[design/flow/run.sh]
#!/bin/bash
# the make line also repeats each setting of config.mk as NAME=value (left out here)
make -C /OpenROAD-flow-scripts/flow DESIGN_CONFIG=/design/flow/config.mk WORK_HOME=/design/flow/orfs CLKGATE_MAP_FILE= finish
[design/flow/config.mk]
export PLATFORM = sky130hd
export DESIGN_NAME = router
export DESIGN_NICKNAME = router
export VERILOG_FILES = /design/flow/design.v
export SDC_FILE = /design/flow/constraint.sdc
export NUM_CORES = 4
export LEC_CHECK = 0
export CAP_MARGIN = 20
export CORE_MARGIN = 2
export CORE_UTILIZATION = 40
export MAX_ROUTING_LAYER = met4
export SLEW_MARGIN = 20
[design/flow/constraint.sdc]
create_clock -name core_clock -period 2.72 [get_ports {clk}]
set_input_delay 0.5440 -clock core_clock [delete_from_list [all_inputs] [get_ports {clk}]]
set_output_delay 0.5440 -clock core_clock [all_outputs]
set_load 0.01 [all_outputs]
[design/flow/design.v]
module router (
    input logic clk,
    input logic rst_n,
    input logic [3:0]  req_i,       
    input logic [31:0] data_n_i,
    input logic [31:0] data_s_i,
    input logic [31:0] data_e_i,
    input logic [31:0] data_w_i,
    input logic        yumi_i,     
    output logic [31:0] data_o,
    output logic        valid_o,
    output logic        busy_o
);
    logic [31:0] buffer [0:63];      
    logic [5:0]  write_ptr, read_ptr; 
    logic [6:0]  count;              
    logic write_en;
    logic read_en;
    assign write_en = (|req_i) && (count < 64);
    assign read_en  = (count > 0) && yumi_i;
    always_ff @(posedge clk or negedge rst_n) begin
        if (!rst_n) begin
            write_ptr <= 0;
            read_ptr  <= 0;
            count     <= 0;
            busy_o    <= 0;
            valid_o   <= 0;
            data_o    <= 0;
        end else begin
            if (write_en) begin
                if (req_i[0])      buffer[write_ptr] <= data_n_i;
                else if (req_i[1]) buffer[write_ptr] <= data_s_i;
                else if (req_i[2]) buffer[write_ptr] <= data_e_i;
                else if (req_i[3]) buffer[write_ptr] <= data_w_i;
                write_ptr <= write_ptr + 1;
            end
            if (read_en) begin
                data_o    <= buffer[read_ptr];
                valid_o   <= 1;
                read_ptr  <= read_ptr + 1;
            end else begin
                valid_o <= 0;
            end
            if (write_en && !read_en) begin
                count <= count + 1;           
            end 
            else if (!write_en && read_en) begin
                count <= count - 1;           
            end
            if (count >= 60) busy_o <= 1; 
            else             busy_o <= 0;
        end
    end
endmodule
==> results_slide.txt, run 1 <==
Synthesis and Place & Route Summary

STA
  • Maximum clock frequency: approximately 320 MHz
  • Number of hold-slack violations in the final timing report: 0
  • Final critical-path required period: 3.17 ns
  • Tightest Pin Transition: about 0.94 ns
  • Portion of the clock cycle consumed by the worst path in the final layout: 1.17
  • Max Transition Viols Final: 0
  • Setup repair after global routing missed its margin: yes
  • Final Worst Setup Slack: -0.452 ns
  • Final clock skew: 0.0671 ns
  • Final count of negative-setup-slack endpoints: 34
  • Worst slew slack as a fraction of its limit: 0.372

Placed design
  • PortBufs: around 170
  • HPWL after DPL: 184000 um
  • Final Wtd Congestion: about 0.97
  • Placed Cells incl. Taps: 7536

Synth
  • Share of synthesized registers carrying an async set or reset: 0.0252
  • Post-synthesis adder-cell area fraction: 0.00267
  • Xor+xnor area frac: 0.00180
  • Most frequent cell after synthesis: sky130_fd_sc_hd__edfxtp_1
  • #FFs+latches synth: 2101
  • Mean instance size in the synthesized netlist: 17.4 um2
  • Cell count listed in synth_stat.txt: 4481
  • Floorplan Nets: between 4000 and 5000
  • Post-synthesis instance total: 4481
  • Cell type with the largest total area after synthesis: sky130_fd_sc_hd__edfxtp_1
  • List of most frequent post-synthesis cells: 2048 x sky130_fd_sc_hd__edfxtp_1, 802 x sky130_fd_sc_hd__a22oi_1, 209 x sky130_fd_sc_hd__clkbuf_1, 191 x sky130_fd_sc_hd__nand2_1, 167 x sky130_fd_sc_hd__nand4_1
  • Tally of yosys warning messages: 2
  • Number of enable flip-flop cells: 2048
  • Mux frac, synth: 0.0102
  • AND-OR/OR-AND Cells, Area Fraction: 0.108
  • Largest family of logic cells by area: AND-OR/OR-AND gates
  • Fraction of the yosys area taken by sequential cells: 0.807
  • Share of synthesized cell area in and, or, nand and nor gates: 0.0539
  • Area fraction of the dominant cell type after synthesis: 0.790
  • Most common flop cell mapped by yosys: sky130_fd_sc_hd__edfxtp_1
  • Synthesis area per yosys: 77900 um2
  • Area contributors post-synth: sky130_fd_sc_hd__edfxtp_1 79%, sky130_fd_sc_hd__a22oi_1 7.7%, sky130_fd_sc_hd__dfrtp_1 1.7%, sky130_fd_sc_hd__nand4_1 1.3%, sky130_fd_sc_hd__clkbuf_1 1.0%
  • Post-synthesis cell type count: ~60
  • Post-synthesis instance area: 77900 um2

Final layout
  • Post-Layout Cell Count: between 8000 and 9000
  • Number of nets in the layout: 5479
  • Area delta synth->final: 29.1%

Clocking
  • Number of CTS-inserted buffers: 205
  • Clock tree from TritonCTS: done
  • Clk slew on worst S/H paths: around 0.07 ns
  • Root cell of the clock tree: sky130_fd_sc_hd__clkbuf_16
  • CTS Buffer Depth: 3
  • Number of clock sinks: 2101
  • H-Tree Depth: 4
  • Clock insertion delay at the later pin of the skew report: 0.88 ns

Worst hold path
  • Worst Hold Class: in2async

Job
  • Number of max-capacitance violations reported: 0
  • OpenROAD warning count: 37

Detailed routing
  • Vias after detailed routing: 50400
  • DRT Wirelength: 286000 um
  • WL per Instance: roughly 36 um
  • Drt pass-1 iters: 10
  • Iteration-0 DRC count of the detailed router: 8311
  • DRC errors left: 0
  • Remaining antenna violation count: 0
  • Number of vias per cell: ~6.3

Power and ir drop
  • Static power due to leakage: 33.2 nW
  • Leading power group: sequential cells
  • Net switching component of the power: 25.9 mW
  • Clock share of power: 0.325
  • Reported clock group power: 28.8 mW
  • Tot Pwr: between 80 and 90 mW
  • Power in sequential cells: 37.7 mW
  • Power per cell area: 879 nW/um2
  • Relative contribution of combinational cells to total power: 0.248
  • Int Power: 62.5 mW
  • Sw frac: 0.293
  • Maximum vdd ir drop: 0.656 mV
  • Share of power burned in registers: 0.427
  • Combinational-cell power consumption: between 20 and 25 mW

Setup path
  • Category of the worst setup path capture point: flip-flop
  • Max Fanout on Critical Path: 5
  • Worst R2R Setup Slack: -0.45 ns
  • Delay contributed by the slowest stage of the critical path: 0.49 ns
  • Data arrival time of the worst path: 3.93 ns
  • Launching element type of the critical path: flip-flop
  • CP max stage cell: sky130_fd_sc_hd__nand4_1
  • R2R cell count: 13
  • Worst setup path startpoint: read_ptr[0]
  • Worst setup endpoint: data_o[30]
  • Gate family responsible for the most delay along the worst path: simple AND/OR/NAND/NOR gates
  • Buffer-and-inverter tally for the worst setup path: 6
  • Cell-by-cell listing of the critical path: inv_2, buf_6, ha_4, and2_4, buf_12, buf_12, buf_4, a22o_1, a22oi_2, nand4_1, nor4_4, buf_4, o21ai_2
  • Endpoint of the most critical register-to-register path: data_o[30]
  • Cell count along the critical path: 13
  • Path type of the worst setup path: reg2reg
  • Required time reported for the critical path endpoint: about 3.5 ns
  • Reg2reg start: read_ptr[0]

Status
  • Blocking Checks: negative setup slack
  • Outcome: complete, but fails checks

Die
  • Horiz. Die Dim: between 400 and 500 um
  • Total number of placement rows: 161
  • Vertical die size: around 450 um
  • Standard cell core area: 193000 um2
  • Init Core Util: 0.404
  • Die area: 198000 um2
  • Top-level I/O count: 169

GRT
  • Antenna violations before repair: 8
  • Total global-route track usage: 0.291
  • First-pass GRT wire length: between 300000 and 400000 um
  • Total overflow reported by the global router: 0
  • Largest net degree at the start of global routing: 65
  • Vias in the first global route: ~48000
-- layout make-up --
class	count	area [um2]
clock buffers	290	5720
repair buffers	933	11000
flip-flops and latches	2101	62800
multi-input cells	2068	16600
fillers	15300	92500
clock inverters	101	1090
well taps	2526	3160
diodes	10	25.0
inverters	19	71.3
-- stage by stage --
step	util	TNS, ns	worst slack, ns	instance area [um2]	hold WS (ns)
3_3_place_gp	0.467	-306.83	-1.08	90100	0.525
3_5_place_dp	0.467	-342.50	-0.656	90100	0.537
5_1_grt	0.521	-8.62	-0.371	100000	0.426
6_report	0.521	-7.05	-0.452	100000	0.411
4_1_cts	0.515	-5.60	-0.272	99300	0.371
2_1_floorplan	-	-554.28	-0.603	78300	0.248
-- repair_timing --
item / CTS / global route
cloned: 10 / 5
hold endpoints to repair: 27 / 0
gates resized: 382 / 160
pin swaps: 123 / 105
setup buffers: 61 / 39
hold buffers: 1 / 0
setup endpoints to repair: 34 / 36
-- routing by layer --
metal,vias up,share of wire,global-route usage,wire [um]
met2,3651,0.45,0.432,128000
li1,20200,-,-,-
met3,896,0.12,0.0701,34700
met4,0,0.062,0.148,17700
met1,25700,0.37,0.375,105000
met5,-,0,-,0
==> inputs of run 2 (changes only) <==
Settings changed: CELL_PAD_IN_SITES_DETAIL_PLACEMENT from default to 2, CELL_PAD_IN_SITES_GLOBAL_PLACEMENT from default to 2, CORE_ASPECT_RATIO from default to 0.71, CTS_CLUSTER_DIAMETER from default to 380, GPL_TIMING_DRIVEN from default to 1, PLACE_DENSITY_LB_ADDON from default to 0.12, TNS_END_PERCENT from default to 80.
==> run 2 against run 1 <==
  * Still fails the layout checks on negative setup slack
  * Clock skew grew 0.024 ns
  * Register-to-register slack lost 0.20 ns
  * Global-route usage grew 8.0 points
  * Clock power grew 2%
  * Critical endpoint is now data_o[21]
  * Largest power group unchanged
  * Highest routed layer unchanged
==> results_slide.txt, run 2 <==
Synthesis and Place & Route Summary

Status
  • Outcome: complete, but fails checks
  • Blocking Checks: negative setup slack

Setup path
  • Endpoint of the most critical register-to-register path: data_o[21]
  • Path type of the worst setup path: reg2reg
  • Required time reported for the critical path endpoint: 3.49 ns (+0.02 ns)
  • Cell count along the critical path: 12 (-1)
  • Buffer-and-inverter tally for the worst setup path: 4 (-2)
  • Max Fanout on Critical Path: 17 (+12)
  • Worst setup endpoint: data_o[21]
  • CP max stage cell: sky130_fd_sc_hd__nor4_4
  • Category of the worst setup path capture point: flip-flop
  • Cell-by-cell listing of the critical path: buf_6, ha_4, nor2b_4, and2_2, buf_6, buf_12, a22oi_1, nand4_1, nor4_4, buf_4, nand4_1, a221o_1
  • Worst setup path startpoint: read_ptr[0]
  • Gate family responsible for the most delay along the worst path: simple AND/OR/NAND/NOR gates
  • R2R cell count: 12 (-1)
  • Launching element type of the critical path: flip-flop
  • Reg2reg start: read_ptr[0]
  • Delay contributed by the slowest stage of the critical path: 0.61 ns (+0.12 ns)
  • Worst R2R Setup Slack: -0.65 ns (-0.20 ns)
  • Data arrival time of the worst path: 4.14 ns (+0.21 ns)

Placed design
  • Placed Cells incl. Taps: 7652 (+1.5%)
  • Final Wtd Congestion: 0.945 (-2.7%)
  • HPWL after DPL: 243000 um (+32%)
  • PortBufs: 168 (unchanged)

Clocking
  • Clock insertion delay at the later pin of the skew report: 0.91 ns (+0.03 ns)
  • CTS Buffer Depth: 4 (+1)
  • Number of clock sinks: 2101 (unchanged)
  • Clk slew on worst S/H paths: 0.07 ns (about the same)
  • Number of CTS-inserted buffers: 211 (+2.9%)
  • Clock tree from TritonCTS: done
  • H-Tree Depth: 4 (unchanged)
  • Root cell of the clock tree: sky130_fd_sc_hd__clkbuf_16

Die
  • Die area: 198000 um2 (about the same)
  • Horiz. Die Dim: 528 um (+19%)
  • Top-level I/O count: 169 (unchanged)
  • Total number of placement rows: 136 (-16%)
  • Vertical die size: 376 um (-16%)
  • Init Core Util: 0.402 (-0.00103)
  • Standard cell core area: 193000 um2 (+0.26%)

Synth
  • Xor+xnor area frac: 0.00180 (unchanged)
  • Synthesis area per yosys: 77900 um2 (unchanged)
  • Post-synthesis cell type count: 60 (unchanged)
  • Tally of yosys warning messages: 2 (unchanged)
  • Mux frac, synth: 0.0102 (unchanged)
  • Most common flop cell mapped by yosys: sky130_fd_sc_hd__edfxtp_1
  • List of most frequent post-synthesis cells: 2048 x sky130_fd_sc_hd__edfxtp_1, 802 x sky130_fd_sc_hd__a22oi_1, 209 x sky130_fd_sc_hd__clkbuf_1, 191 x sky130_fd_sc_hd__nand2_1, 167 x sky130_fd_sc_hd__nand4_1
  • AND-OR/OR-AND Cells, Area Fraction: 0.108 (unchanged)
  • Fraction of the yosys area taken by sequential cells: 0.807 (unchanged)
  • Cell count listed in synth_stat.txt: 4481 (unchanged)
  • Most frequent cell after synthesis: sky130_fd_sc_hd__edfxtp_1
  • Area fraction of the dominant cell type after synthesis: 0.790 (unchanged)
  • Post-synthesis adder-cell area fraction: 0.00267 (unchanged)
  • Largest family of logic cells by area: AND-OR/OR-AND gates
  • Floorplan Nets: 4632 (unchanged)
  • #FFs+latches synth: 2101 (unchanged)
  • Mean instance size in the synthesized netlist: 17.4 um2 (unchanged)
  • Share of synthesized cell area in and, or, nand and nor gates: 0.0539 (unchanged)
  • Area contributors post-synth: sky130_fd_sc_hd__edfxtp_1 79%, sky130_fd_sc_hd__a22oi_1 7.7%, sky130_fd_sc_hd__dfrtp_1 1.7%, sky130_fd_sc_hd__nand4_1 1.3%, sky130_fd_sc_hd__clkbuf_1 1.0%
  • Share of synthesized registers carrying an async set or reset: 0.0252 (unchanged)
  • Post-synthesis instance total: 4481 (unchanged)
  • Post-synthesis instance area: 77900 um2 (unchanged)
  • Cell type with the largest total area after synthesis: sky130_fd_sc_hd__edfxtp_1
  • Number of enable flip-flop cells: 2048 (unchanged)

Power and ir drop
  • Clock share of power: 0.315 (-0.010)
  • Relative contribution of combinational cells to total power: 0.279 (+0.031)
  • Share of power burned in registers: 0.406 (-0.021)
  • Power per cell area: 916 nW/um2 (+4.1%)
  • Maximum vdd ir drop: 0.539 mV (-18%)
  • Int Power: 62.8 mW (+0.55%)
  • Combinational-cell power consumption: 25.9 mW (+18%)
  • Static power due to leakage: 33.6 nW (+1.4%)
  • Power in sequential cells: 37.7 mW (about the same)
  • Reported clock group power: 29.3 mW (+2%)
  • Net switching component of the power: 30.0 mW (+16%)
  • Leading power group: sequential cells
  • Sw frac: 0.323 (+0.0302)

Final layout
  • Number of nets in the layout: 5565 (+1.6%)
  • Area delta synth->final: 30.2%
  • Core utilization of the finished layout: 0.524 (+0.00330)
  • Post-Layout Cell Count: 8142 (+1.2%)

STA
  • Worst slew slack as a fraction of its limit: 0.239 (-0.133)
  • Tightest Pin Transition: 1.14 ns (+0.195 ns)
  • Number of hold-slack violations in the final timing report: 0 (unchanged)
  • Maximum clock frequency: 297 MHz (-5.8%)
  • Max Transition Viols Final: 0 (unchanged)
  • Portion of the clock cycle consumed by the worst path in the final layout: 1.24 (+0.0720)
  • Final clock skew: 0.0909 ns (+0.0238 ns)
  • Setup repair after global routing missed its margin: yes
  • Final Worst Setup Slack: -0.648 ns (-0.196 ns)
  • Final count of negative-setup-slack endpoints: 34 (unchanged)
  • Final critical-path required period: 3.37 ns (+0.196 ns)

Detailed routing
  • Drt pass-1 iters: 6 (-4)
  • DRC errors left: 0 (unchanged)
  • WL per Instance: 45.5 um (+28%)
  • Number of vias per cell: 6.66 (+6.3%)
  • Vias after detailed routing: 54200 (+7.6%)
  • DRT Wirelength: 371000 um (+30%)
  • Iteration-0 DRC count of the detailed router: 9022 (+8.6%)
  • Remaining antenna violation count: 0 (unchanged)

Worst hold path
  • Worst Hold Class: in2async

Job
  • OpenROAD warning count: 39 (+5.4%)
  • Number of max-capacitance violations reported: 0 (unchanged)

GRT
  • Largest net degree at the start of global routing: 65 (unchanged)
  • Total global-route track usage: 0.371 (+0.0798)
  • Total overflow reported by the global router: 0 (unchanged)
  • First-pass GRT wire length: 485000 um (+25%)
  • Vias in the first global route: 54600 (+13%)
  • Antenna violations before repair: 19 (+11)
## run 2: final cells by class
type                       count  area (um2)
fill                       16900       92100
sequential                  2101       62800
multi-input combinational   2063       16600
timing repair buffer        1018       12200
clock buffer                 290        5800
inverter                      19        71.3
clock inverter                91         728
tap                         2553        3190
antenna                        7        17.5
## run 2: through the flow
stage                     power (mW)  TNS (ns)  area, um2  hold WS (ns)  setup WS (ns)
after global placement          56.9   -652.51      91500         0.501          -1.47
final                           92.8    -14.31     101000         0.361         -0.648
after global routing            94.2    -14.74     101000         0.381         -0.598
after floorplan                 45.4   -554.28      78300         0.248         -0.603
after detailed placement        57.7   -778.72      91500         0.506          -1.80
after CTS                       90.6     -8.75     101000         0.379         -0.431
## run 2: routing by layer
layer | up-vias | GRT usage | wire length, um
met1 | 29000 | 0.508 | 146000
li1 | 20300 | - | -
met3 | 802 | 0.0929 | 46000
met5 | - | - | 0
met4 | 0 | 0.138 | 16800
met2 | 4095 | 0.535 | 162000
## run 2: timing repair
action                                  4_1_cts  5_1_grt
setup buffers                                65       37
hold buffers                                  1        0
resized                                     410      102
endpoints found under the hold margin        18        0
endpoints found under the setup margin       47      111
pin swaps                                   128      103
gates cloned                                  7        3
==> inputs of run 3 (changes only) <==
Settings changed: CELL_PAD_IN_SITES_DETAIL_PLACEMENT 2 to default, CELL_PAD_IN_SITES_GLOBAL_PLACEMENT 2 to default, CORE_ASPECT_RATIO 0.71 to default, CORE_UTILIZATION 40 to 63, CTS_CLUSTER_DIAMETER 380 to default, GPL_TIMING_DRIVEN 1 to default, MAX_ROUTING_LAYER met4 to default, PLACE_DENSITY from default to 0.6, PLACE_DENSITY_LB_ADDON 0.12 to default, TNS_END_PERCENT 80 to default.
Clock period 2.72 ns to 4.58 ns, I/O delays scaled along.
==> run 3 against run 2 <==
  * Now clean on timing, DRC and antenna
  * Sequential share of layout area increased by 7.7 points
  * Sequential cell count did not move
  * Non-clock buffer count down 596
  * Cell count shrank 19%
  * Sequential power decreased by 41%
  * Routed wire length is 25% lower
  * Cell area fell by 11%
  * Critical endpoint is now data_o[22]
==> results_slide.txt, run 3 <==
Synthesis and Place & Route Summary

Synth
  • List of most frequent post-synthesis cells: 2048 x sky130_fd_sc_hd__edfxtp_1, 802 x sky130_fd_sc_hd__a22oi_1, 209 x sky130_fd_sc_hd__clkbuf_1, 191 x sky130_fd_sc_hd__nand2_1, 167 x sky130_fd_sc_hd__nand4_1
  • Share of synthesized registers carrying an async set or reset: 0.0252 (unchanged)
  • Post-synthesis instance total: 4481 (unchanged)
  • AND-OR/OR-AND Cells, Area Fraction: 0.108 (unchanged)
  • Xor+xnor area frac: 0.00180 (unchanged)
  • Floorplan Nets: 4632 (unchanged)
  • Tally of yosys warning messages: 2 (unchanged)
  • Post-synthesis cell type count: 60 (unchanged)
  • Cell type with the largest total area after synthesis: sky130_fd_sc_hd__edfxtp_1
  • #FFs+latches synth: 2101 (unchanged)
  • Number of enable flip-flop cells: 2048 (unchanged)
  • Fraction of the yosys area taken by sequential cells: 0.807 (unchanged)
  • Largest family of logic cells by area: AND-OR/OR-AND gates
  • Cell count listed in synth_stat.txt: 4481 (unchanged)
  • Mux frac, synth: 0.0102 (unchanged)
  • Synthesis area per yosys: 77900 um2 (unchanged)
  • Area fraction of the dominant cell type after synthesis: 0.790 (unchanged)
  • Area contributors post-synth: sky130_fd_sc_hd__edfxtp_1 79%, sky130_fd_sc_hd__a22oi_1 7.7%, sky130_fd_sc_hd__dfrtp_1 1.7%, sky130_fd_sc_hd__nand4_1 1.3%, sky130_fd_sc_hd__clkbuf_1 1.0%
  • Post-synthesis instance area: 77900 um2 (unchanged)
  • Mean instance size in the synthesized netlist: 17.4 um2 (unchanged)
  • Most common flop cell mapped by yosys: sky130_fd_sc_hd__edfxtp_1
  • Post-synthesis adder-cell area fraction: 0.00267 (unchanged)
  • Share of synthesized cell area in and, or, nand and nor gates: 0.0539 (unchanged)
  • Most frequent cell after synthesis: sky130_fd_sc_hd__edfxtp_1

Power and ir drop
  • Int Power: 33.4 mW (-47%)
  • Share of power burned in registers: 0.476 (+0.070)
  • Tot Pwr: 47.1 mW (-49%)
  • Static power due to leakage: 29.1 nW (-14%)
  • Reported clock group power: 15.8 mW (-46%)
  • Power in sequential cells: 22.4 mW (-41%)
  • Maximum vdd ir drop: 0.476 mV (-12%)
  • Clock share of power: 0.335 (+0.020)
  • Power per cell area: 523 nW/um2 (-43%)
  • Combinational-cell power consumption: 8.90 mW (-66%)
  • Relative contribution of combinational cells to total power: 0.189 (-0.090)
  • Sw frac: 0.291 (-0.0324)
  • Leading power group: sequential cells
  • Net switching component of the power: 13.7 mW (-54%)

Setup path
  • Cell repeated most along the worst path: sky130_fd_sc_hd__nand4_1
  • Worst setup endpoint: data_o[22]
  • Max Fanout on Critical Path: 19 (+2)
  • Required time reported for the critical path endpoint: 5.29 ns (+1.80 ns)
  • Path type of the worst setup path: reg2reg
  • R2R cell count: 11 (-1)
  • Endpoint of the most critical register-to-register path: data_o[22]
  • Data arrival time of the worst path: 4.66 ns (+0.52 ns)
  • Buffer-and-inverter tally for the worst setup path: 3 (-1)
  • Cell-by-cell listing of the critical path: inv_1, ha_1, nor2b_1, buf_4, and2_1, buf_12, a22oi_1, nand4_1, nor4_1, nand4_1, a221o_1
  • Cell count along the critical path: 11 (-1)
  • Reg2reg start: read_ptr[0]
  • Delay contributed by the slowest stage of the critical path: 0.63 ns (+0.02 ns)
  • Category of the worst setup path capture point: flip-flop
  • Worst R2R Setup Slack: 0.63 ns (+1.28 ns)
  • Worst setup path startpoint: read_ptr[0]
  • CP max stage cell: sky130_fd_sc_hd__nor4_1
  • Launching element type of the critical path: flip-flop
  • Gate family responsible for the most delay along the worst path: simple AND/OR/NAND/NOR gates

Clocking
  • Root cell of the clock tree: sky130_fd_sc_hd__clkbuf_16
  • Clock insertion delay at the later pin of the skew report: 0.85 ns (-0.06 ns)
  • Number of CTS-inserted buffers: 196 (-7.1%)
  • Clock tree from TritonCTS: done
  • Clk slew on worst S/H paths: 0.06 ns (about the same)
  • Number of gates resized after CTS: 0 (-100%)
  • CTS Buffer Depth: 3 (-1)
  • H-Tree Depth: 4 (unchanged)
  • Number of clock sinks: 2101 (unchanged)

Placed design
  • Placed cell area: 84000 um2 (-8.2%)
  • PortBufs: 168 (unchanged)
  • Placed Cells incl. Taps: 6228 (-19%)
  • Final Wtd Congestion: 0.947 (+0.23%)
  • HPWL after DPL: 165000 um (-32%)

Die
  • Vertical die size: 356 um (-5.4%)
  • Init Core Util: 0.637 (+0.235)
  • Die area: 126000 um2 (-36%)
  • Horiz. Die Dim: 356 um (-33%)
  • Standard cell core area: 122000 um2 (-37%)
  • Top-level I/O count: 169 (unchanged)
  • Total number of placement rows: 128 (-5.9%)

GRT
  • Met2 track utilization from global routing: 0.643 (+0.108)
  • Global-route met1 utilization: 0.586 (+0.0786)
  • Total global-route track usage: 0.443 (+0.0718)
  • GR met3 Demand/Resource: 0.152 (+0.0596)
  • First-pass GRT wire length: 374000 um (-23%)
  • Total overflow reported by the global router: 0 (unchanged)
  • Largest net degree at the start of global routing: 65 (unchanged)
  • Busiest grt layer: met2
  • Antenna violations before repair: 13 (-6)
  • Vias in the first global route: 46100 (-16%)

Detailed routing
  • WL per Instance: 42.2 um (-7.3%)
  • Iteration-0 DRC count of the detailed router: 10000 (+11%)
  • Remaining antenna violation count: 0 (unchanged)
  • Drt pass-1 iters: 7 (+1)
  • Number of vias per cell: 7.49 (+12%)
  • DRC errors left: 0 (unchanged)
  • Vias after detailed routing: 49400 (-8.9%)
  • DRT Wirelength: 278000 um (-25%)

STA
  • Maximum clock frequency: 253 MHz (-15%)
  • Final clock skew: 0.0362 ns (-0.0547 ns)
  • Portion of the clock cycle consumed by the worst path in the final layout: 0.862 (-0.376)
  • Max Transition Viols Final: 0 (unchanged)
  • Final critical-path required period: 3.95 ns (+0.581 ns)
  • Setup repair after global routing missed its margin: no
  • Tightest Pin Transition: 1.27 ns (+0.138 ns)
  • Final count of negative-setup-slack endpoints: 0 (-100%)
  • Worst slew slack as a fraction of its limit: 0.128 (-0.111)
  • Number of hold-slack violations in the final timing report: 0 (unchanged)

Worst hold path
  • Min-Delay Startpoint: data_o[4]
  • Hold path depth: 2
  • Worst Hold Class: reg2reg
  • Capture endpoint of the worst hold path: data_o[4]

Final layout
  • Number of nets in the layout: 4954 (-11%)
  • Post-Layout Cell Count: 6598 (-19%)
  • Area delta synth->final: 15.8%
  • Final instance area: 90200 um2 (-11%)

Job
  • Number of max-capacitance violations reported: 0 (unchanged)
  • OpenROAD warning count: 37 (-5.1%)

Status
  • Outcome: finished clean
-- run 3: layout make-up --
cell class / instances / area, um2
multi-input cells: 2063 / 14800
well taps: 1625 / 2030
repair buffers: 422 / 4320
clock inverters: 91 / 788
inverters: 19 / 71.3
diodes: 7 / 17.5
flip-flops and latches: 2101 / 62800
fillers: 7322 / 32000
clock buffers: 270 / 5360
-- run 3: stage by stage --
stage          setup WS, ns  TNS, ns  hold WS (ns)  utilization
2_1_floorplan        -0.539  -302.57         0.488            -
3_3_place_gp          0.769        0         0.505        0.686
3_5_place_dp          0.777        0         0.505        0.687
4_1_cts               0.761        0         0.517        0.737
5_1_grt               0.653        0         0.552        0.738
6_report              0.631        0         0.541        0.738
-- run 3: timing repair --
| item | in CTS | in global routing |
|---|---|---|
| endpoints found under the hold margin | 14 | 0 |
| hold buffers | 1 | 0 |
| setup buffers | 0 | 0 |
-- run 3: metal layers --
layer | vias up | part of all wire
li1 | 19100 | -
met1 | 24700 | 0.33
met2 | 4592 | 0.43
met3 | 1006 | 0.16
met4 | 16 | 0.074
met5 | - | 0.00082
==> inputs of run 4 (changes only) <==
Settings changed: ABC_AREA from default to 1, CAP_MARGIN 20 to 0, CELL_PAD_IN_SITES_DETAIL_PLACEMENT from default to 2, CELL_PAD_IN_SITES_GLOBAL_PLACEMENT from default to 3, CORE_MARGIN 2 to 4, CORE_UTILIZATION 63 to 50, CTS_CLUSTER_DIAMETER from default to 121, CTS_CLUSTER_SIZE from default to 44, GPL_ROUTABILITY_DRIVEN from default to 0, GPL_TIMING_DRIVEN from default to 1, MAX_ROUTING_LAYER from default to met4, PLACE_DENSITY 0.6 to 0.39, SLEW_MARGIN 20 to 35.
Clock period 4.58 ns to 6.09 ns, I/O delays scaled along.
==> run 4 against run 3 <==
  * Synthesized area grew 8.3%
  * Synthesized cell count grew 60%
  * Die size grew 39%
  * The run now fails in detailed placement
==> results_slide.txt, run 4 <==
Key Metrics from the Run

Die
  • Init Core Util: 0.504 (-0.134)
  • Vertical die size: 419 um (+18%)
  • Die area: 175000 um2 (+39%)
  • Top-level I/O count: 169 (unchanged)
  • Total number of placement rows: 150 (+17%)
  • Standard cell core area: 167000 um2 (+37%)
  • Horiz. Die Dim: 419 um (+18%)

Synth
  • Post-synthesis cell type count: 32 (-47%)
  • Largest family of logic cells by area: simple AND/OR/NAND/NOR gates
  • Number of enable flip-flop cells: 2048 (unchanged)
  • Post-synthesis adder-cell area fraction: 0.00246 (-0.000204)
  • Tally of yosys warning messages: 2 (unchanged)
  • Area fraction of the dominant cell type after synthesis: 0.729 (-0.0605)
  • #FFs+latches synth: 2101 (unchanged)
  • Post-synthesis instance area: 84300 um2 (+8.3%)
  • Share of synthesized registers carrying an async set or reset: 0.0252 (unchanged)
  • AND-OR/OR-AND Cells, Area Fraction: 0.00635 (-0.102)
  • Mux frac, synth: 0 (-0.0102)
  • Cell type with the largest total area after synthesis: sky130_fd_sc_hd__edfxtp_1
  • List of most frequent post-synthesis cells: 2671 x sky130_fd_sc_hd__nand2_1, 2048 x sky130_fd_sc_hd__edfxtp_1, 854 x sky130_fd_sc_hd__nor2_1, 589 x sky130_fd_sc_hd__nand3_1, 338 x sky130_fd_sc_hd__nand4_1
  • Most common flop cell mapped by yosys: sky130_fd_sc_hd__edfxtp_1
  • Floorplan Nets: 7310 (+58%)
  • Post-synthesis instance total: 7159 (+60%)
  • Area contributors post-synth: sky130_fd_sc_hd__edfxtp_1 73%, sky130_fd_sc_hd__nand2_1 12%, sky130_fd_sc_hd__nor2_1 3.8%, sky130_fd_sc_hd__nand3_1 3.5%, sky130_fd_sc_hd__nand4_1 2.5%
  • Most frequent cell after synthesis: sky130_fd_sc_hd__nand2_1
  • Xor+xnor area frac: 0.00145 (-0.000346)
  • Fraction of the yosys area taken by sequential cells: 0.745 (-0.0618)
  • Share of synthesized cell area in and, or, nand and nor gates: 0.221 (+0.167)
  • Cell count listed in synth_stat.txt: 7159 (+60%)
  • Mean instance size in the synthesized netlist: 11.8 um2 (-32%)
  • Synthesis area per yosys: 84300 um2 (+8.3%)

Status
  • Error: [ERROR DPL-0033] detailed placement checks failed during check placement.
  • Stopped at: detailed placement
  • Outcome: did not finish

Placed design
  • PortBufs: 168 (unchanged)
## run 4: metrics by stage
step	total power, mW	instances	hold WS, ns	instance area, um2	worst slack (ns)
after floorplan	21.7	7159	0.467	84300	1.89
after global placement	26.1	9326	0.521	89200	0.958
==> inputs of run 5 (changes only) <==
Settings changed: ABC_AREA 1 to 0, CAP_MARGIN 0 to 5, CELL_PAD_IN_SITES_DETAIL_PLACEMENT 2 to default, CELL_PAD_IN_SITES_GLOBAL_PLACEMENT 3 to 0, CORE_MARGIN 4 to 2, CORE_UTILIZATION 50 to 70, CTS_CLUSTER_DIAMETER 121 to 266, CTS_CLUSTER_SIZE 44 to 21, GPL_ROUTABILITY_DRIVEN 0 to default, GPL_TIMING_DRIVEN 1 to default, MAX_ROUTING_LAYER met4 to default, PLACE_DENSITY 0.39 to 0.61, SLEW_MARGIN 35 to 20, TNS_END_PERCENT from default to 85.
Clock period 6.09 ns to 2.54 ns, I/O delays scaled along.
==> run 5 against run 4 <==
  * The layout now fails its checks (negative setup slack)
  * Die size down 35%
  * Synthesized area down 7.7%
  * Synthesized cell count down 37%
==> results_slide.txt, run 5 <==
Synthesis and Place & Route Summary

Synth
  • Cell type with the largest total area after synthesis: sky130_fd_sc_hd__edfxtp_1
  • List of most frequent post-synthesis cells: 2048 x sky130_fd_sc_hd__edfxtp_1, 802 x sky130_fd_sc_hd__a22oi_1, 209 x sky130_fd_sc_hd__clkbuf_1, 191 x sky130_fd_sc_hd__nand2_1, 167 x sky130_fd_sc_hd__nand4_1
  • Share of synthesized cell area in and, or, nand and nor gates: 0.0539 (-0.167)
  • Floorplan Nets: 4632 (-37%)
  • Most frequent cell after synthesis: sky130_fd_sc_hd__edfxtp_1
  • Fraction of the yosys area taken by sequential cells: 0.807 (+0.0618)
  • Most common flop cell mapped by yosys: sky130_fd_sc_hd__edfxtp_1
  • Share of synthesized registers carrying an async set or reset: 0.0252 (unchanged)
  • Largest family of logic cells by area: AND-OR/OR-AND gates
  • Post-synthesis cell type count: 60 (+88%)
  • AND-OR/OR-AND Cells, Area Fraction: 0.108 (+0.102)
  • Xor+xnor area frac: 0.00180 (+0.000346)
  • Area fraction of the dominant cell type after synthesis: 0.790 (+0.0605)
  • #FFs+latches synth: 2101 (unchanged)
  • Mean instance size in the synthesized netlist: 17.4 um2 (+48%)
  • Post-synthesis instance total: 4481 (-37%)
  • Synthesis area per yosys: 77900 um2 (-7.7%)
  • Cell count listed in synth_stat.txt: 4481 (-37%)
  • Post-synthesis adder-cell area fraction: 0.00267 (+0.000204)
  • Mux frac, synth: 0.0102 (+0.0102)
  • Post-synthesis instance area: 77900 um2 (-7.7%)
  • Area contributors post-synth: sky130_fd_sc_hd__edfxtp_1 79%, sky130_fd_sc_hd__a22oi_1 7.7%, sky130_fd_sc_hd__dfrtp_1 1.7%, sky130_fd_sc_hd__nand4_1 1.3%, sky130_fd_sc_hd__clkbuf_1 1.0%
  • Number of enable flip-flop cells: 2048 (unchanged)
  • Tally of yosys warning messages: 2 (unchanged)

Detailed routing
  • Drt pass-1 iters: 7
  • Number of vias per cell: ~7.7
  • DRT Wirelength: 288000 um
  • DRC errors left: 0
  • Remaining antenna violation count: 0
  • Vias after detailed routing: 53000
  • Iteration-0 DRC count of the detailed router: approximately 11000
  • WL per Instance: about 42 um

Power and ir drop
  • Sw frac: 0.308
  • Combinational-cell power consumption: 23.2 mW
  • Power per cell area: around 860 nW/um2
  • Power in sequential cells: between 40 and 50 mW
  • Net switching component of the power: 25.5 mW
  • Leading power group: sequential cells
  • Relative contribution of combinational cells to total power: 0.280
  • Tot Pwr: 82.6 mW
  • Share of power burned in registers: 0.487
  • Int Power: 57.2 mW
  • Static power due to leakage: 31.8 nW
  • Maximum vdd ir drop: 0.740 mV
  • Reported clock group power: 19.2 mW
  • Clock share of power: 0.233

Setup path
  • Reg2reg start: read_ptr[1]
  • Worst R2R Setup Slack: -0.61 ns
  • Cell-by-cell listing of the critical path: buf_6, ha_4, and3b_2, and2_4, a22oi_1, nand4_1, or4_4, nor4_4, o221ai_1
  • Max Fanout on Critical Path: 15
  • Path type of the worst setup path: reg2reg
  • Delay contributed by the slowest stage of the critical path: 0.66 ns
  • Category of the worst setup path capture point: flip-flop
  • Endpoint of the most critical register-to-register path: data_o[4]
  • R2R cell count: 9
  • Data arrival time of the worst path: 3.80 ns
  • Gate family responsible for the most delay along the worst path: simple AND/OR/NAND/NOR gates
  • Launching element type of the critical path: flip-flop
  • CP max stage cell: sky130_fd_sc_hd__or4_4
  • Cell count along the critical path: 9
  • Worst setup path startpoint: read_ptr[1]
  • Buffer-and-inverter tally for the worst setup path: 1
  • Required time reported for the critical path endpoint: 3.19 ns
  • Worst setup endpoint: data_o[4]

Placed design
  • HPWL after DPL: 181000 um
  • Placement-stage worst setup slack: -1.19 ns
  • Placed cell area: 89900 um2
  • Placed Cells incl. Taps: 6568
  • Final Wtd Congestion: 1.01
  • PortBufs: 168 (unchanged)

Final layout
  • Count of filler cells inserted in the layout: around 4500
  • Final instance area: 96500 um2
  • Number of nets in the layout: 5434
  • Area delta synth->final: 23.9%
  • Core utilization of the finished layout: 0.873
  • Post-Layout Cell Count: 6877

Die
  • Top-level I/O count: 169 (unchanged)
  • Total number of placement rows: 122 (-19%)
  • Init Core Util: 0.705 (+0.201)
  • Standard cell core area: 111000 um2 (-34%)
  • Vertical die size: 338 um (-19%)
  • Horiz. Die Dim: 338 um (-19%)
  • Die area: 114000 um2 (-35%)

Clocking
  • Clock tree from TritonCTS: done
  • H-Tree Depth: 3
  • Number of CTS-inserted buffers: 110
  • Root cell of the clock tree: sky130_fd_sc_hd__clkbuf_16
  • CTS Buffer Depth: 3
  • Number of clock sinks: 2101
  • Clock insertion delay at the later pin of the skew report: 0.80 ns
  • Clk slew on worst S/H paths: 0.09 ns

STA
  • Max Transition Viols Final: 0
  • Setup repair after global routing missed its margin: yes
  • Final count of negative-setup-slack endpoints: 37
  • Number of hold-slack violations in the final timing report: 0
  • Worst slew slack as a fraction of its limit: 0.370
  • Final critical-path required period: 3.15 ns
  • Final Worst Setup Slack: -0.610 ns
  • Portion of the clock cycle consumed by the worst path in the final layout: 1.24
  • Total negative slack for setup checks: -15.08 ns
  • Maximum clock frequency: 317 MHz
  • Final worst hold slack: 0.142 ns
  • Tightest Pin Transition: 0.944 ns
  • Final clock skew: roughly 0.057 ns

GRT
  • Antenna violations before repair: 16
  • Total global-route track usage: 0.499
  • Vias in the first global route: roughly 51000
  • First-pass GRT wire length: 384000 um
  • Total overflow reported by the global router: 0
  • Largest net degree at the start of global routing: between 60 and 70

Job
  • OpenROAD warning count: 40
  • Number of max-capacitance violations reported: 0

Status
  • Outcome: complete, but fails checks
  • Blocking Checks: negative setup slack

Worst hold path
  • Worst Hold Class: in2async
run 5: layout make-up:
cell class	count	area, um2	area share
antenna	11	27.5	0.000285
clock buffer	200	3090	0.0320
clock inverter	7	116	0.00121
inverter	19	71.3	0.000739
multi-input combinational	2064	16600	0.173
sequential	2101	62800	0.651
tap	1488	1860	0.0193
timing repair buffer	987	11900	0.123
run 5: metal layers:
metal,routed length [um],GRT usage,part of all wire,vias to the layer above
met5,297,0.00809,0.0010,-
met4,30800,0.400,0.11,14
met3,49100,0.177,0.17,1585
met2,123000,0.715,0.43,5751
met1,84500,0.621,0.29,25700
li1,-,-,-,20000
run 5: repair_timing:
| item | in CTS | in global routing |
|---|---|---|
| setup endpoints to repair | 54 | 484 |
| setup buffers | 58 | 30 |
| hold endpoints to repair | 53 | 0 |
| hold buffers | 1 | 0 |
| gates cloned | 7 | 3 |
| gates resized | 329 | 173 |
| pin swaps | 144 | 136 |
==> inputs of run 6 (changes only) <==
Settings changed: ABC_AREA 0 to default, CAP_MARGIN 5 to 20, CELL_PAD_IN_SITES_GLOBAL_PLACEMENT 0 to default, CORE_UTILIZATION 70 to 64, CTS_CLUSTER_DIAMETER 266 to default, CTS_CLUSTER_SIZE 21 to default, PLACE_DENSITY 0.61 to 0.6, TNS_END_PERCENT 85 to default.
Clock period 2.54 ns to 2.91 ns, I/O delays scaled along.
==> run 6 against run 5 <==
  * Maximum frequency grew 2.8%
  * Count of clock-buffer cells in the layout grew 73
  * Via count shrank 5.1%
  * Global-route usage shrank 6.7 points
  * Highest routed layer unchanged
  * Sequential cell count is the same
  * Sequential power shrank 13%
  * Worst hold slack gained 0.043 ns
  * Synthesized cell count is the same
  * The layout still fails its checks (negative setup slack)
  * Worst setup slack gained 0.46 ns
==> results_slide.txt, run 6 <==
Synthesis and Place & Route Summary

STA
  • Max Transition Viols Final: 0 (unchanged)
  • Final critical-path required period: 3.06 ns (-0.0864 ns)
  • Portion of the clock cycle consumed by the worst path in the final layout: 1.05 (-0.187)
  • Final clock skew: 0.0453 ns (-0.0117 ns)
  • Final count of negative-setup-slack endpoints: 35 (-5.4%)
  • Final Worst Setup Slack: -0.153 ns (+0.456 ns)
  • Worst slew slack as a fraction of its limit: 0.272 (-0.0981)
  • Setup repair after global routing missed its margin: yes
  • Tightest Pin Transition: 1.09 ns (+0.147 ns)
  • Total negative slack for setup checks: -2.84 ns (+12.24 ns)
  • Number of hold-slack violations in the final timing report: 0 (unchanged)
  • Maximum clock frequency: 326 MHz (+2.8%)

Setup path
  • Worst setup endpoint: data_o[9]
  • Required time reported for the critical path endpoint: 3.63 ns (+0.44 ns)
  • CP max stage cell: sky130_fd_sc_hd__buf_4
  • R2R cell count: 8 (-1)
  • Cell count along the critical path: 8 (-1)
  • Buffer-and-inverter tally for the worst setup path: 3 (+2)
  • Data arrival time of the worst path: 3.78 ns (-0.02 ns)
  • Cell repeated most along the worst path: sky130_fd_sc_hd__buf_4
  • Endpoint of the most critical register-to-register path: data_o[9]
  • Max Fanout on Critical Path: 34 (+19)
  • Reg2reg start: count[2]
  • Cell-by-cell listing of the critical path: or4_4, o41ai_4, buf_4, inv_2, buf_4, nand2_1, a2bb2oi_1, o21ai_0
  • Category of the worst setup path capture point: flip-flop
  • Path type of the worst setup path: reg2reg
  • Worst setup path startpoint: count[2]
  • Worst R2R Setup Slack: -0.15 ns (+0.46 ns)
  • Launching element type of the critical path: flip-flop
  • Gate family responsible for the most delay along the worst path: buffers and inverters
  • Delay contributed by the slowest stage of the critical path: 0.70 ns (+0.04 ns)

Synth
  • AND-OR/OR-AND Cells, Area Fraction: 0.108 (unchanged)
  • Share of synthesized cell area in and, or, nand and nor gates: 0.0539 (unchanged)
  • Share of synthesized registers carrying an async set or reset: 0.0252 (unchanged)
  • List of most frequent post-synthesis cells: 2048 x sky130_fd_sc_hd__edfxtp_1, 802 x sky130_fd_sc_hd__a22oi_1, 209 x sky130_fd_sc_hd__clkbuf_1, 191 x sky130_fd_sc_hd__nand2_1, 167 x sky130_fd_sc_hd__nand4_1
  • Xor+xnor area frac: 0.00180 (unchanged)
  • Cell type with the largest total area after synthesis: sky130_fd_sc_hd__edfxtp_1
  • Most frequent cell after synthesis: sky130_fd_sc_hd__edfxtp_1
  • Mux frac, synth: 0.0102 (unchanged)
  • Floorplan Nets: 4632 (unchanged)
  • Post-synthesis instance area: 77900 um2 (unchanged)
  • #FFs+latches synth: 2101 (unchanged)
  • Area fraction of the dominant cell type after synthesis: 0.790 (unchanged)
  • Area contributors post-synth: sky130_fd_sc_hd__edfxtp_1 79%, sky130_fd_sc_hd__a22oi_1 7.7%, sky130_fd_sc_hd__dfrtp_1 1.7%, sky130_fd_sc_hd__nand4_1 1.3%, sky130_fd_sc_hd__clkbuf_1 1.0%
  • Number of enable flip-flop cells: 2048 (unchanged)
  • Mean instance size in the synthesized netlist: 17.4 um2 (unchanged)
  • Cell count listed in synth_stat.txt: 4481 (unchanged)
  • Synthesis area per yosys: 77900 um2 (unchanged)
  • Post-synthesis adder-cell area fraction: 0.00267 (unchanged)
  • Largest family of logic cells by area: AND-OR/OR-AND gates
  • Post-synthesis instance total: 4481 (unchanged)
  • Fraction of the yosys area taken by sequential cells: 0.807 (unchanged)
  • Most common flop cell mapped by yosys: sky130_fd_sc_hd__edfxtp_1
  • Tally of yosys warning messages: 2 (unchanged)
  • Post-synthesis cell type count: 60 (unchanged)

Power and ir drop
  • Leading power group: sequential cells
  • Reported clock group power: 25.3 mW (+32%)
  • Power per cell area: 813 nW/um2 (-5.0%)
  • Static power due to leakage: 32.1 nW (+0.96%)
  • Relative contribution of combinational cells to total power: 0.231 (-0.049)
  • Sw frac: 0.288 (-0.0201)
  • Tot Pwr: 78.5 mW (-5.0%)
  • Share of power burned in registers: 0.447 (-0.040)
  • Maximum vdd ir drop: 0.713 mV (-3.6%)
  • Int Power: 55.9 mW (-2.2%)
  • Clock share of power: 0.322 (+0.089)
  • Combinational-cell power consumption: 18.1 mW (-22%)
  • Power in sequential cells: 35.1 mW (-13%)
  • Net switching component of the power: 22.6 mW (-11%)

Placed design
  • Final Wtd Congestion: 1.02 (+0.26%)
  • HPWL after DPL: 175000 um (-3.0%)
  • Placement-stage worst setup slack: -0.607 ns (+0.580 ns)
  • PortBufs: 168 (unchanged)
  • Placed Cells incl. Taps: 6629 (+0.93%)

Detailed routing
  • Vias after detailed routing: 50300 (-5.1%)
  • Drt pass-1 iters: 9 (+2)
  • WL per Instance: 38.3 um (-8.6%)
  • DRT Wirelength: 269000 um (-6.7%)
  • Highest routed layer: met5
  • Remaining antenna violation count: 0 (unchanged)
  • Iteration-0 DRC count of the detailed router: 9229 (-15%)
  • Post-route met1 wirelength: 89500 um (+6.0%)
  • Detailed-routed wire length on met3: 37600 um (-23%)
  • Routed wire length on met2: 120000 um (-2.8%)
  • Number of vias per cell: 7.17 (-6.9%)
  • DRC errors left: 0 (unchanged)

Worst hold path
  • Worst Hold Class: in2async

Die
  • Standard cell core area: 120000 um2 (+8.8%)
  • Horiz. Die Dim: 353 um (+4.5%)
  • Total number of placement rows: 127 (+4.1%)
  • Vertical die size: 353 um (+4.5%)
  • Top-level I/O count: 169 (unchanged)
  • Init Core Util: 0.647 (-0.0572)
  • Die area: 124000 um2 (+9.3%)

Job
  • Number of max-capacitance violations reported: 0 (unchanged)
  • OpenROAD warning count: 39 (-2.5%)

Clocking
  • Number of CTS-inserted buffers: 197 (+79%)
  • H-Tree Depth: 4 (+1)
  • CTS Buffer Depth: 3 (unchanged)
  • Number of clock sinks: 2101 (unchanged)
  • Clk slew on worst S/H paths: 0.06 ns (-0.03 ns)
  • Root cell of the clock tree: sky130_fd_sc_hd__clkbuf_16
  • Clock tree from TritonCTS: done
  • Clock insertion delay at the later pin of the skew report: 0.85 ns (+0.05 ns)

Final layout
  • Post-Layout Cell Count: 7014 (+2.0%)
  • Area of all sequential standard cells: 62800 um2 (about the same)
  • Count of filler cells inserted in the layout: 6337 (+41%)
  • Number of nets in the layout: 5382 (-0.96%)
  • Area delta synth->final: 24.0% (about the same)
  • MI comb area: 15500 um2 (-6.7%)

GRT
  • Total overflow reported by the global router: 0 (unchanged)
  • Largest net degree at the start of global routing: 65 (unchanged)
  • Vias in the first global route: 48200 (-4.7%)
  • First-pass GRT wire length: 368000 um (-4.0%)
  • Antenna violations before repair: 5 (-11)
  • Total global-route track usage: 0.432 (-0.0672)

Status
  • Outcome: complete, but fails checks
  • Blocking Checks: negative setup slack
[run 6: cell type report]
class	count	area share
clock inverters	95	0.00932
clock buffers	273	0.0564
well taps	1612	0.0209
repair buffers	849	0.101
inverters	19	0.000739
diodes	2	0.0000518
multi-input cells	2063	0.161
flip-flops and latches	2101	0.651
[run 6: what timing repair did]
item                       CTS  global route
pin swaps                   27            35
buffers inserted            12             2
hold endpoints to repair     9             0
gates cloned                 0             2
gates resized              142            70
setup endpoints to repair   34            36
hold buffers                 1             0
[run 6: metal layers]
layer  track usage  vias to the layer above
met2         0.643                     4325
met5             0                        -
met3         0.112                      932
met4         0.283                       10
li1              -                    19900
met1         0.571                    25100
[run 6: through the flow]
stage,util,hold slack [ns],area [um2]
floorplan,-,0.286,78200
global placement,0.741,0.471,89100
detailed placement,0.741,0.478,89100
CTS,0.799,0.142,96100
global route,0.802,0.199,96500
finish,0.802,0.185,96500
==> inputs of run 7 (changes only) <==
Settings changed: CORE_UTILIZATION 64 to 70, CTS_CLUSTER_SIZE from default to 51, SETUP_SLACK_MARGIN from default to 0.74.
Clock period 2.91 ns to 3.22 ns, I/O delays scaled along.
==> run 7 against run 6 <==
  * Still fails the layout checks on negative setup slack
  * First-iteration DRC count rose by 29%
  * Synthesized area is the same
  * Cell area grew 1.4%
  * Non-clock buffer count grew 8
  * Synthesized cell count unchanged
  * Core utilization increased by 8.4 points
  * Worst setup slack worse by 0.20 ns
  * Clock power decreased by about 10%
  * Combinational power grew 7%
  * Routed wire length increased by 12%
  * Sequential cell count is the same
==> results_slide.txt, run 7 <==
Synthesis and Place & Route Summary

Clocking
  • H-Tree Depth: 4 (unchanged)
  • Clock tree from TritonCTS: done
  • Root cell of the clock tree: sky130_fd_sc_hd__clkbuf_16
  • CTS Buffer Depth: 3 (unchanged)
  • Clk slew on worst S/H paths: 0.07 ns (about the same)
  • Number of CTS-inserted buffers: 193 (-2.0%)
  • Clock insertion delay at the later pin of the skew report: 0.85 ns (about the same)
  • Number of clock sinks: 2101 (unchanged)

GRT
  • First-pass GRT wire length: 390000 um (+5.7%)
  • Total overflow reported by the global router: 0 (unchanged)
  • Total global-route track usage: 0.509 (+0.0774)
  • Vias in the first global route: 50800 (+5.4%)
  • Antenna violations before repair: 25 (+20)
  • Largest net degree at the start of global routing: 65 (unchanged)

Die
  • Standard cell core area: 111000 um2 (-8.1%)
  • Vertical die size: 338 um (-4.3%)
  • Init Core Util: 0.705 (+0.0572)
  • Die area: 114000 um2 (-8.5%)
  • Total number of placement rows: 122 (-3.9%)
  • Top-level I/O count: 169 (unchanged)
  • Horiz. Die Dim: 338 um (-4.3%)

Setup path
  • Delay contributed by the slowest stage of the critical path: 1.11 ns (+0.41 ns)
  • Launching element type of the critical path: flip-flop
  • Cell repeated most along the worst path: sky130_fd_sc_hd__nand4_1
  • Reg2reg start: read_ptr[3]
  • Worst R2R Setup Slack: -0.35 ns (-0.20 ns)
  • Max Fanout on Critical Path: 20 (-41%)
  • Worst setup path startpoint: read_ptr[3]
  • Buffer-and-inverter tally for the worst setup path: 4 (+1)
  • Path type of the worst setup path: reg2reg
  • Cell count along the critical path: 11 (+3)
  • Cell-by-cell listing of the critical path: buf_6, buf_4, clkbuf_16, and3b_2, and2_4, buf_12, a21oi_1, nand4_1, nor3_1, nand4_1, a21o_1
  • Category of the worst setup path capture point: flip-flop
  • Worst setup endpoint: data_o[26]
  • R2R cell count: 11 (+3)
  • Endpoint of the most critical register-to-register path: data_o[26]
  • CP max stage cell: sky130_fd_sc_hd__a21oi_1
  • Data arrival time of the worst path: 4.30 ns (+0.52 ns)
  • Gate family responsible for the most delay along the worst path: AND-OR/OR-AND gates
  • Required time reported for the critical path endpoint: 3.94 ns (+0.31 ns)

Synth
  • Tally of yosys warning messages: 2 (unchanged)
  • List of most frequent post-synthesis cells: 2048 x sky130_fd_sc_hd__edfxtp_1, 802 x sky130_fd_sc_hd__a22oi_1, 209 x sky130_fd_sc_hd__clkbuf_1, 191 x sky130_fd_sc_hd__nand2_1, 167 x sky130_fd_sc_hd__nand4_1
  • Floorplan Nets: 4632 (unchanged)
  • Cell type with the largest total area after synthesis: sky130_fd_sc_hd__edfxtp_1
  • Post-synthesis instance total: 4481 (unchanged)
  • Mean instance size in the synthesized netlist: 17.4 um2 (unchanged)
  • Share of synthesized registers carrying an async set or reset: 0.0252 (unchanged)
  • Post-synthesis instance area: 77900 um2 (unchanged)
  • Share of synthesized cell area in and, or, nand and nor gates: 0.0539 (unchanged)
  • #FFs+latches synth: 2101 (unchanged)
  • Xor+xnor area frac: 0.00180 (unchanged)
  • Cell count listed in synth_stat.txt: 4481 (unchanged)
  • Largest family of logic cells by area: AND-OR/OR-AND gates
  • Most frequent cell after synthesis: sky130_fd_sc_hd__edfxtp_1
  • Area contributors post-synth: sky130_fd_sc_hd__edfxtp_1 79%, sky130_fd_sc_hd__a22oi_1 7.7%, sky130_fd_sc_hd__dfrtp_1 1.7%, sky130_fd_sc_hd__nand4_1 1.3%, sky130_fd_sc_hd__clkbuf_1 1.0%
  • Post-synthesis adder-cell area fraction: 0.00267 (unchanged)
  • Fraction of the yosys area taken by sequential cells: 0.807 (unchanged)
  • Synthesis area per yosys: 77900 um2 (unchanged)
  • Most common flop cell mapped by yosys: sky130_fd_sc_hd__edfxtp_1
  • Area fraction of the dominant cell type after synthesis: 0.790 (unchanged)
  • Post-synthesis cell type count: 60 (unchanged)
  • Mux frac, synth: 0.0102 (unchanged)
  • Number of enable flip-flop cells: 2048 (unchanged)
  • AND-OR/OR-AND Cells, Area Fraction: 0.108 (unchanged)

Job
  • Number of max-capacitance violations reported: 0 (unchanged)
  • OpenROAD warning count: 39 (unchanged)

Detailed routing
  • Number of vias per cell: 7.92 (+11%)
  • Iteration-0 DRC count of the detailed router: 11900 (+29%)
  • WL per Instance: 43.6 um (+14%)
  • Drt pass-1 iters: 12 (+3)
  • Remaining antenna violation count: 0 (unchanged)
  • DRC errors left: 0 (unchanged)
  • Vias after detailed routing: 54800 (+8.9%)
  • DRT Wirelength: 302000 um (+12%)

STA
  • Final clock skew: 0.0652 ns (+0.0200 ns)
  • Portion of the clock cycle consumed by the worst path in the final layout: 1.11 (+0.0568)
  • Max Transition Viols Final: 0 (unchanged)
  • Tightest Pin Transition: 1.39 ns (+0.294 ns)
  • Worst slew slack as a fraction of its limit: 0.0762 (-0.196)
  • Final count of negative-setup-slack endpoints: 12 (-66%)
  • Final critical-path required period: 3.57 ns (+0.509 ns)
  • Number of hold-slack violations in the final timing report: 0 (unchanged)
  • Setup repair after global routing missed its margin: yes
  • Final worst hold slack: 0.231 ns (+0.0461 ns)
  • Maximum clock frequency: 280 MHz (-14%)
  • Final Worst Setup Slack: -0.352 ns (-0.199 ns)

Final layout
  • Area delta synth->final: 25.8%
  • Final instance area: 97900 um2 (+1.4%)
  • Number of nets in the layout: 5393 (+0.20%)

Status
  • Blocking Checks: negative setup slack
  • Outcome: complete, but fails checks

Placed design
  • Final Wtd Congestion: 1.01 (-0.97%)
  • PortBufs: 168 (unchanged)
  • Placement-stage worst setup slack: -0.603 ns (+0.00373 ns)
  • HPWL after DPL: 166000 um (-5.2%)
  • Placed cell area: 86600 um2 (-2.8%)

Power and ir drop
  • Tot Pwr: 73.9 mW (-5.8%)
  • Combinational-cell power consumption: 19.4 mW (+7%)
  • Maximum vdd ir drop: 0.798 mV (+12%)
  • Share of power burned in registers: 0.431 (-0.016)
  • Int Power: 51.1 mW (-8.5%)
  • Relative contribution of combinational cells to total power: 0.262 (+0.031)
  • Power in sequential cells: 31.9 mW (-9.1%)
  • Clock share of power: 0.307 (-0.015)
  • Sw frac: 0.308 (+0.0202)
  • Static power due to leakage: 32.5 nW (+1.2%)
  • Power per cell area: 755 nW/um2 (-7.2%)
  • Net switching component of the power: 22.8 mW (+0.75%)
  • Reported clock group power: 22.7 mW (-10%)
  • Leading power group: sequential cells

Worst hold path
  • Worst Hold Class: in2async
-- run 7: metal layers --
| layer | track usage | part of all wire |
|---|---|---|
| met1 | 0.628 | 0.29 |
| met5 | 0 | 0.0030 |
| met2 | 0.711 | 0.42 |
| met4 | 0.396 | 0.11 |
| met3 | 0.220 | 0.19 |
-- run 7: per-stage QoR --
| stage | instances | setup TNS, ns | utilization |
|---|---|---|---|
| global placement | 6287 | -345.35 | 0.784 |
| floorplan | 4481 | 0 | - |
| finish | 6914 | -1.52 | 0.886 |
| detailed placement | 6287 | -356.72 | 0.784 |
| CTS | 6776 | 0 | 0.864 |
| global route | 6896 | -0.412 | 0.886 |
-- run 7: area by class of cell --
type,count,area [um2]
clock inverter,82,741
sequential,2101,62800
tap,1488,1860
fill,4165,12600
antenna,19,47.5
inverter,19,81.3
clock buffer,278,5390
multi-input combinational,2070,16600
timing repair buffer,857,10400
-- run 7: timing repair --
action | in CTS | in global routing
setup buffers | 114 | 105
setup endpoints to repair | 2104 | 987
cloned | 14 | 12
gates resized | 307 | 219
pin swaps | 132 | 133
hold buffers | 1 | 0
endpoints found under the hold margin | 20 | 0
==> inputs of run 8 (changes only) <==
Settings changed: CELL_PAD_IN_SITES_GLOBAL_PLACEMENT from default to 3, CORE_MARGIN 2 to 8, CORE_UTILIZATION 70 to 50, CTS_CLUSTER_SIZE 51 to 71, MAX_ROUTING_LAYER from default to met4, PLACE_DENSITY 0.6 to 0.39, SETUP_SLACK_MARGIN 0.74 to default.
Clock period 3.22 ns to 6.09 ns, I/O delays scaled along.
==> run 8 against run 7 <==
  * Worst setup slack gained 2.1 ns
  * Power decreased by 51%
  * Core utilization shrank 30 points
  * First-iteration DRC count decreased by 40%
  * Cell area fell by 7.3%
  * Register-to-register slack improved by 2.1 ns
  * Largest power group unchanged
  * Maximum frequency is 17% lower
  * Non-clock buffer count decreased by 456
  * Combinational power down 63%
  * Critical endpoint is now data_o[30]
  * Now clean on timing, DRC and antenna
  * Routed wire length is 3.1% lower
==> results_slide.txt, run 8 <==
Synthesis and Place & Route Summary

Detailed routing
  • WL per Instance: 41.3 um (-5.3%)
  • DRT Wirelength: 292000 um (-3.1%)
  • Remaining antenna violation count: 0 (unchanged)
  • Number of vias per cell: 6.66 (-16%)
  • Iteration-0 DRC count of the detailed router: 7117 (-40%)
  • DRC errors left: 0 (unchanged)
  • Drt pass-1 iters: 6 (-6)
  • Vias after detailed routing: 47100 (-14%)

Power and ir drop
  • Static power due to leakage: 29.1 nW (-10%)
  • Power per cell area: 402 nW/um2 (-47%)
  • Tot Pwr: 36.5 mW (-51%)
  • Net switching component of the power: 11.0 mW (-52%)
  • Int Power: 25.5 mW (-50%)
  • Maximum vdd ir drop: 0.371 mV (-54%)
  • Power in sequential cells: 16.9 mW (-47%)
  • Share of power burned in registers: 0.462 (+0.031)
  • Sw frac: 0.303 (-0.00579)
  • Reported clock group power: 12.4 mW (-45%)
  • Leading power group: sequential cells
  • Relative contribution of combinational cells to total power: 0.199 (-0.063)
  • Combinational-cell power consumption: 7.25 mW (-63%)
  • Clock share of power: 0.340 (+0.033)

GRT
  • Global-route met1 utilization: 0.444 (-0.184)
  • Largest net degree at the start of global routing: 65 (unchanged)
  • Vias in the first global route: 45000 (-11%)
  • Met2 track utilization from global routing: 0.544 (-0.167)
  • First-pass GRT wire length: 391000 um (+0.26%)
  • Busiest grt layer: met2
  • Total global-route track usage: 0.351 (-0.158)
  • Total overflow reported by the global router: 0 (unchanged)
  • Antenna violations before repair: 22 (-12%)
  • GR met3 Demand/Resource: 0.0686 (-0.152)

Synth
  • Area contributors post-synth: sky130_fd_sc_hd__edfxtp_1 79%, sky130_fd_sc_hd__a22oi_1 7.7%, sky130_fd_sc_hd__dfrtp_1 1.7%, sky130_fd_sc_hd__nand4_1 1.3%, sky130_fd_sc_hd__clkbuf_1 1.0%
  • Post-synthesis instance total: 4481 (unchanged)
  • AND-OR/OR-AND Cells, Area Fraction: 0.108 (unchanged)
  • Xor+xnor area frac: 0.00180 (unchanged)
  • Cell type with the largest total area after synthesis: sky130_fd_sc_hd__edfxtp_1
  • Post-synthesis cell type count: 60 (unchanged)
  • Share of synthesized registers carrying an async set or reset: 0.0252 (unchanged)
  • Mean instance size in the synthesized netlist: 17.4 um2 (unchanged)
  • Synthesis area per yosys: 77900 um2 (unchanged)
  • Mux frac, synth: 0.0102 (unchanged)
  • Largest family of logic cells by area: AND-OR/OR-AND gates
  • Post-synthesis instance area: 77900 um2 (unchanged)
  • Area fraction of the dominant cell type after synthesis: 0.790 (unchanged)
  • Tally of yosys warning messages: 2 (unchanged)
  • Most frequent cell after synthesis: sky130_fd_sc_hd__edfxtp_1
  • #FFs+latches synth: 2101 (unchanged)
  • Cell count listed in synth_stat.txt: 4481 (unchanged)
  • Share of synthesized cell area in and, or, nand and nor gates: 0.0539 (unchanged)
  • Floorplan Nets: 4632 (unchanged)
  • Fraction of the yosys area taken by sequential cells: 0.807 (unchanged)
  • Number of enable flip-flop cells: 2048 (unchanged)
  • Post-synthesis adder-cell area fraction: 0.00267 (unchanged)
  • Most common flop cell mapped by yosys: sky130_fd_sc_hd__edfxtp_1
  • List of most frequent post-synthesis cells: 2048 x sky130_fd_sc_hd__edfxtp_1, 802 x sky130_fd_sc_hd__a22oi_1, 209 x sky130_fd_sc_hd__clkbuf_1, 191 x sky130_fd_sc_hd__nand2_1, 167 x sky130_fd_sc_hd__nand4_1

Setup path
  • Path type of the worst setup path: reg2reg
  • Buffer-and-inverter tally for the worst setup path: 2 (-2)
  • Worst setup endpoint: data_o[30]
  • Endpoint of the most critical register-to-register path: data_o[30]
  • Cell-by-cell listing of the critical path: buf_4, nor3b_1, buf_4, and2_2, a222oi_1, nand3_1, or4_1, nor4_1, o21ai_0
  • Delay contributed by the slowest stage of the critical path: 0.80 ns (-0.31 ns)
  • Worst R2R Setup Slack: 1.79 ns (+2.14 ns)
  • Max Fanout on Critical Path: 32 (+60%)
  • CP max stage cell: sky130_fd_sc_hd__dfrtp_1
  • Gate family responsible for the most delay along the worst path: simple AND/OR/NAND/NOR gates
  • Reg2reg start: read_ptr[4]
  • Worst setup path startpoint: read_ptr[4]
  • Launching element type of the critical path: flip-flop
  • Data arrival time of the worst path: 4.99 ns (+0.69 ns)
  • Category of the worst setup path capture point: flip-flop
  • Required time reported for the critical path endpoint: 6.78 ns (+2.84 ns)
  • R2R cell count: 9 (-2)
  • Cell repeated most along the worst path: sky130_fd_sc_hd__buf_4
  • Cell count along the critical path: 9 (-2)

Placed design
  • Placed Cells incl. Taps: 6642 (+5.6%)
  • Placed cell area: 84100 um2 (-2.9%)
  • HPWL after DPL: 185000 um (+11%)
  • Final Wtd Congestion: 0.903 (-10%)
  • PortBufs: 168 (unchanged)

Die
  • Horiz. Die Dim: 411 um (+22%)
  • Die area: 169000 um2 (+48%)
  • Top-level I/O count: 169 (unchanged)
  • Standard cell core area: 155000 um2 (+41%)
  • Total number of placement rows: 145 (+19%)
  • Vertical die size: 411 um (+22%)
  • Init Core Util: 0.501 (-0.204)

Clocking
  • Number of clock sinks: 2101 (unchanged)
  • Clk slew on worst S/H paths: 0.07 ns (about the same)
  • Clock insertion delay at the later pin of the skew report: 0.86 ns (about the same)
  • Total of hold buffers inserted after clock tree synthesis: 0 (-1)
  • Root cell of the clock tree: sky130_fd_sc_hd__clkbuf_16
  • Number of gates resized after CTS: 0 (-100%)
  • H-Tree Depth: 4 (unchanged)
  • Clock tree from TritonCTS: done
  • # Post-CTS Setup Buffers: 0 (-100%)
  • CTS Buffer Depth: 3 (unchanged)
  • Number of CTS-inserted buffers: 208 (+7.8%)

STA
  • Setup repair after global routing missed its margin: no
  • Portion of the clock cycle consumed by the worst path in the final layout: 0.706 (-0.403)
  • Worst slew slack as a fraction of its limit: 0.178 (+0.102)
  • Number of hold-slack violations in the final timing report: 0 (unchanged)
  • Final count of negative-setup-slack endpoints: 0 (-12)
  • Max Transition Viols Final: 0 (unchanged)
  • Final critical-path required period: 4.30 ns (+0.730 ns)
  • Maximum clock frequency: 232 MHz (-17%)
  • Final clock skew: 0.0532 ns (-0.0120 ns)
  • Total negative slack for setup checks: 0 ns (+1.52 ns)
  • Tightest Pin Transition: 1.23 ns (-0.153 ns)

Final layout
  • Count of filler cells inserted in the layout: 11800 (+180%)
  • Area delta synth->final: 16.5%
  • Final instance area: 90800 um2 (-7.3%)
  • Post-Layout Cell Count: 7077 (+2.4%)
  • Number of nets in the layout: 4945 (-8.3%)

Worst hold path
  • Worst Hold Class: in2async

Job
  • Number of max-capacitance violations reported: 0 (unchanged)
  • OpenROAD warning count: 36 (-7.7%)

Status
  • Outcome: finished clean
==> run 8: through the flow <==
| step | utilization | setup WS [ns] | hold WS [ns] |
|---|---|---|---|
| floorplan | - | 0.669 | 0.488 |
| global placement | 0.541 | 0.326 | 0.475 |
| detailed placement | 0.541 | 1.52 | 0.476 |
| CTS | 0.583 | 1.89 | 0.174 |
| global route | 0.584 | 1.68 | 0.190 |
| finish | 0.584 | 1.79 | 0.213 |
==> run 8: area by class of cell <==
| class | count | area (um2) | share of cell area |
|---|---|---|---|
| Tap cell | 2058 | 2570 | 0.0284 |
| Timing Repair Buffer | 401 | 3820 | 0.0421 |
| Sequential cell | 2101 | 62800 | 0.692 |
| Antenna cell | 44 | 110 | 0.00121 |
| Clock buffer | 287 | 5640 | 0.0622 |
| Multi-Input combinational cell | 2063 | 14800 | 0.163 |
| Inverter | 19 | 71.3 | 0.000786 |
| Clock inverter | 104 | 903 | 0.00995 |
==> run 8: per-layer routing <==
metal	vias up	part of all wire
met3	598	0.10
met2	2995	0.47
met4	0	0.062
met1	24400	0.37
met5	-	0
li1	19100	-
Power and IR drop assume default switching activity.
